rev 12:
Design rv32_core, start of the top module:
module rv32_core (
  input logic clk,
  input logic rst_n,
  output logic [31:0] imem_addr,
  input logic [31:0] imem_rdata,
  output logic dmem_valid,
  output logic dmem_we,
  output logic [31:0] dmem_addr,
  output logic [31:0] dmem_wdata,
  output logic [3:0] dmem_wstrb,
  input logic dmem_ready,
  input logic [31:0] dmem_rdata,
  output logic mmio_we,
  output logic [31:0] mmio_addr,
  output logic [31:0] mmio_wdata,
  input logic [31:0] mmio_rdata
);
  logic [31:0] pc_q, pc_d;
  logic [31:0] if_pc4;
  logic [31:0] if_instr;
  logic ifid_valid_q, ifid_valid_d;
  logic [31:0] ifid_pc_q, ifid_pc_d;
  logic [31:0] ifid_instr_q, ifid_instr_d;
  rv32_pkg::idex_t idex_q;
  rv32_pkg::idex_t idex_d;
  rv32_pkg::exmem_t exmem_q;
  rv32_pkg::exmem_t exmem_d;
  rv32_pkg::memwb_t memwb_q;
  rv32_pkg::memwb_t memwb_d;
  logic [4:0] rs1, rs2, rd;
  logic [31:0] rs1_val, rs2_val;
  logic dec_regwrite, dec_memread, dec_memwrite;
  logic [1:0] dec_mem_size;
  logic dec_mem_sign;
  rv32_pkg::wb_sel_e dec_wb_sel;
  rv32_pkg::alu_op_e dec_alu_op;
  logic dec_alu_src_imm;
  logic dec_is_branch, dec_is_jal, dec_is_jalr;
  logic [2:0] dec_br_funct3;
  logic [31:0] dec_imm;
  logic stall_if, stall_id;
  logic flush_ifid, flush_idex;
  logic [1:0] fwd_a_sel, fwd_b_sel;  
  logic [31:0] ex_op_a, ex_op_b, ex_op_b_raw;
  logic [31:0] alu_y;
  logic took_branch;
  logic [31:0] br_target;
  logic [31:0] pc_next_seq;
  logic [31:0] wb_data;
  assign imem_addr = pc_q;
  ...
make LEC_CHECK=0 ABC_AREA=1 CAP_MARGIN=20 CORE_MARGIN=2 CORE_UTILIZATION=72 PLACE_DENSITY=0.6 SLEW_MARGIN=20 finish   # period 2.02 ns
run.sh (not shown) runs the stock make flow with config.mk's settings and CLKGATE_MAP_FILE=.
Rev 12 did not finish; a tool error ended it in global routing (5_1_grt).
Edits applied to the flow inputs when going from rev 12 to rev 13:
- SETUP_SLACK_MARGIN: unset -> 0.98
- ABC_AREA: 1 -> unset
- CORE_UTILIZATION: 72 -> 40
- the clock period (ns, I/O delays scaled along): 2.02 -> 7.63
Results
The flow did not stop early for rev 13: all stages ran, and the layout cleared the timing, design-rule and antenna checks.
Total placed cells including tap cells (lower): rev 13
Re number of resized instances in the post-cts repair step: rev 13 is 351 down on rev 12.
Measured against rev 13, the area of the core region of rev 12 comes out at 0.57 times the reference value.
Post-place instance area was higher in rev 12 than in rev 13.
Rev 13 vs. rev 12: HPWL reported at the end of detailed placement -15%; clock buffer count from CTS +10; die footprint +73%; share of synthesized cell area in and, or, nand and nor gates -12 points; net count after synthesis -about 35%.
Summary of rev 13 over rev 12: Yosys chip area went down 0.0031 mm^2; adder and majority gate portion of the synthesized area held.

========
== v17 ==
Starting RTL as in the previous note.
Settings: LEC_CHECK=0, CAP_MARGIN=20, CORE_MARGIN=2, CORE_UTILIZATION=17, PLACE_DENSITY=0.6, SLEW_MARGIN=20; clock period 12.0 ns.
What v10 does differently from v17 at the input level:
--- a/flow/config.mk
+++ b/flow/config.mk
@@ -8,5 +8,5 @@
 export CAP_MARGIN = 20
 export CORE_MARGIN = 2
-export CORE_UTILIZATION = 17
+export CORE_UTILIZATION = 40
 export PLACE_DENSITY = 0.6
 export SLEW_MARGIN = 20
==> flow/constraint.sdc <==
create_clock -name core_clock -period 7.63 [get_ports {clk}]
set_input_delay 1.5260 -clock core_clock [delete_from_list [all_inputs] [get_ports {clk}]]
set_output_delay 1.5260 -clock core_clock [all_outputs]
set_load 0.01 [all_outputs]
==> results <==
Row count: v10 vs v17 down 35%. Delta(worst hold slack, v10 - v17) > 0. Looking at area growth from synthesis to layout across v10 and v17, the one that comes out higher is v17. The standard cell with the maximum stage delay on the critical path comes out o21bai_1 in one run and nor4_1 in the other, namely in v10 and v17 respectively. v10 against v17: final standard cell area without fillers decreased by about 4.6% relative to the old numbers; share of cell area taken by flip-flops and latches increased by 1.9 points relative to the old numbers; switching share of power closely matched the old numbers; all-layer global routing usage increased by 17 points relative to the old numbers. In the metrics for v10 and v17, the one carrying the lower global-route wire length before repair is v10. Status: total via count after detailed routing parity (v17, v10). Delta(clock group total power, v10 - v17) > 0. v10 gives more total power than v17 did.
The following lists how v21 was set up differently from v10:
--- a/flow/config.mk
+++ b/flow/config.mk
@@ -8,5 +8,7 @@
 export CAP_MARGIN = 20
 export CORE_MARGIN = 2
-export CORE_UTILIZATION = 40
-export PLACE_DENSITY = 0.6
+export CORE_UTILIZATION = 65
+export CTS_CLUSTER_SIZE = 40
+export MAX_ROUTING_LAYER = met4
+export SETUP_SLACK_MARGIN = 0.06
 export SLEW_MARGIN = 20
==> flow/constraint.sdc <==
create_clock -name core_clock -period 4.97 [get_ports {clk}]
set_input_delay 0.9940 -clock core_clock [delete_from_list [all_inputs] [get_ports {clk}]]
set_output_delay 0.9940 -clock core_clock [all_outputs]
set_load 0.01 [all_outputs]
[summary]
Going from v10 to v21, overall chip area shrinks by about 40%. What ended v21 was a tool error in 5_1_grt; the run never finished. Delta(total CTS buffers, v21 - v10) < 0. Taking v10 as the reference, in v21 area after detailed placement went up by about 5%, quantity of gates resized following cts increased by 258 relative to the old numbers, count of buffers added by post-CTS timing repair for setup increased 53, setup slack at placement moved down, count of placed standard cells including taps went down 482. Measured against each other, v21 and v10 differ in horizontal die dimension, the lower figure coming from v21.
Input changes introduced in v25 (baseline for comparison: v21):
--- a/flow/config.mk
+++ b/flow/config.mk
@@ -8,7 +8,6 @@
 export CAP_MARGIN = 20
 export CORE_MARGIN = 2
-export CORE_UTILIZATION = 65
+export CORE_UTILIZATION = 58
 export CTS_CLUSTER_SIZE = 40
-export MAX_ROUTING_LAYER = met4
-export SETUP_SLACK_MARGIN = 0.06
+export SETUP_SLACK_MARGIN = -0.16
 export SLEW_MARGIN = 20
Notes after the runs:
- v25 finished all stages; however, its layout fails the closing checks, the failures being setup timing.
- Going from v21 to v25, share of flip-flops with an asynchronous set or reset after synthesis stayed essentially flat, die area picked up an extra 12%, arithmetic-cell share of the synthesized area counting full adders, half adders and majority gates ~0 delta.
- Tally of buffers added on design ports came out exactly the same in v21 and v25.
- As far as number of flops mapped to enable cells by yosys goes, v21 and v25 are indistinguishable; the numbers are identical.
Input changes introduced in v56 (baseline for comparison: v25):
--- a/flow/config.mk
+++ b/flow/config.mk
@@ -6,8 +6,13 @@
 export NUM_CORES = 4
 export LEC_CHECK = 0
+export ABC_AREA = 1
 export CAP_MARGIN = 20
-export CORE_MARGIN = 2
-export CORE_UTILIZATION = 58
-export CTS_CLUSTER_SIZE = 40
-export SETUP_SLACK_MARGIN = -0.16
-export SLEW_MARGIN = 20
+export CELL_PAD_IN_SITES_DETAIL_PLACEMENT = 2
+export CELL_PAD_IN_SITES_GLOBAL_PLACEMENT = 3
+export CORE_MARGIN = 7
+export CORE_UTILIZATION = 40
+export GPL_TIMING_DRIVEN = 0
+export HOLD_SLACK_MARGIN = 0.16
+export MAX_ROUTING_LAYER = met4
+export PLACE_DENSITY = 0.6
+export SLEW_MARGIN = 35
==> flow/constraint.sdc <==
create_clock -name core_clock -period 8.0 [get_ports {clk}]
set_input_delay 1.6000 -clock core_clock [delete_from_list [all_inputs] [get_ports {clk}]]
set_output_delay 1.6000 -clock core_clock [all_outputs]
set_load 0.01 [all_outputs]
[summary]
- Relative to v25, yosys synthesis chip area increased by 3.7% in v56.
- Looking at synthesized cell count, v56 sits about 55% higher than v25 does.
- Compared with v25, width of the chip in v56 increased by more than a quarter.
- [v56] die outline height rose about 25% relative to v25
- Going from v25 to v56, the number of cell instances after yosys synthesis was found to have gone up by 3873.
- Status(v56) = ERROR, stage = 5_1_grt
- Xor/xnor cell area share of the yosys netlist (v56 over v25): decrease, 0.53 points
The inputs of v43 differ from those of v56 as listed below.
==> flow/config.mk <==
export PLATFORM = sky130hd
export DESIGN_NAME = rv32_core
export DESIGN_NICKNAME = rv32_core
export VERILOG_FILES = /design/flow/design.v
export SDC_FILE = /design/flow/constraint.sdc
export NUM_CORES = 4
export LEC_CHECK = 0
export ABC_AREA = 1
export CAP_MARGIN = 0
export CORE_ASPECT_RATIO = 1.41
export CORE_MARGIN = 2
export CORE_UTILIZATION = 72
export CTS_CLUSTER_DIAMETER = 95
export CTS_CLUSTER_SIZE = 10
export PLACE_DENSITY_LB_ADDON = 0.0
export SETUP_SLACK_MARGIN = 0.59
export SLEW_MARGIN = 20
==> flow/constraint.sdc <==
create_clock -name core_clock -period 2.02 [get_ports {clk}]
set_input_delay 0.4040 -clock core_clock [delete_from_list [all_inputs] [get_ports {clk}]]
set_output_delay 0.4040 -clock core_clock [all_outputs]
set_load 0.01 [all_outputs]
Notes after the runs:
- FAIL v43 @ 5_1_grt: tool exited with error
- The flow ended early for v56: it failed with a tool error in 5_1_grt.
- Diff v56 -> v43: die area now sits lower, count of input and output buffers +0.38%, chip width went down by 180 µm.
Power is estimated from default activity; no workload was simulated.
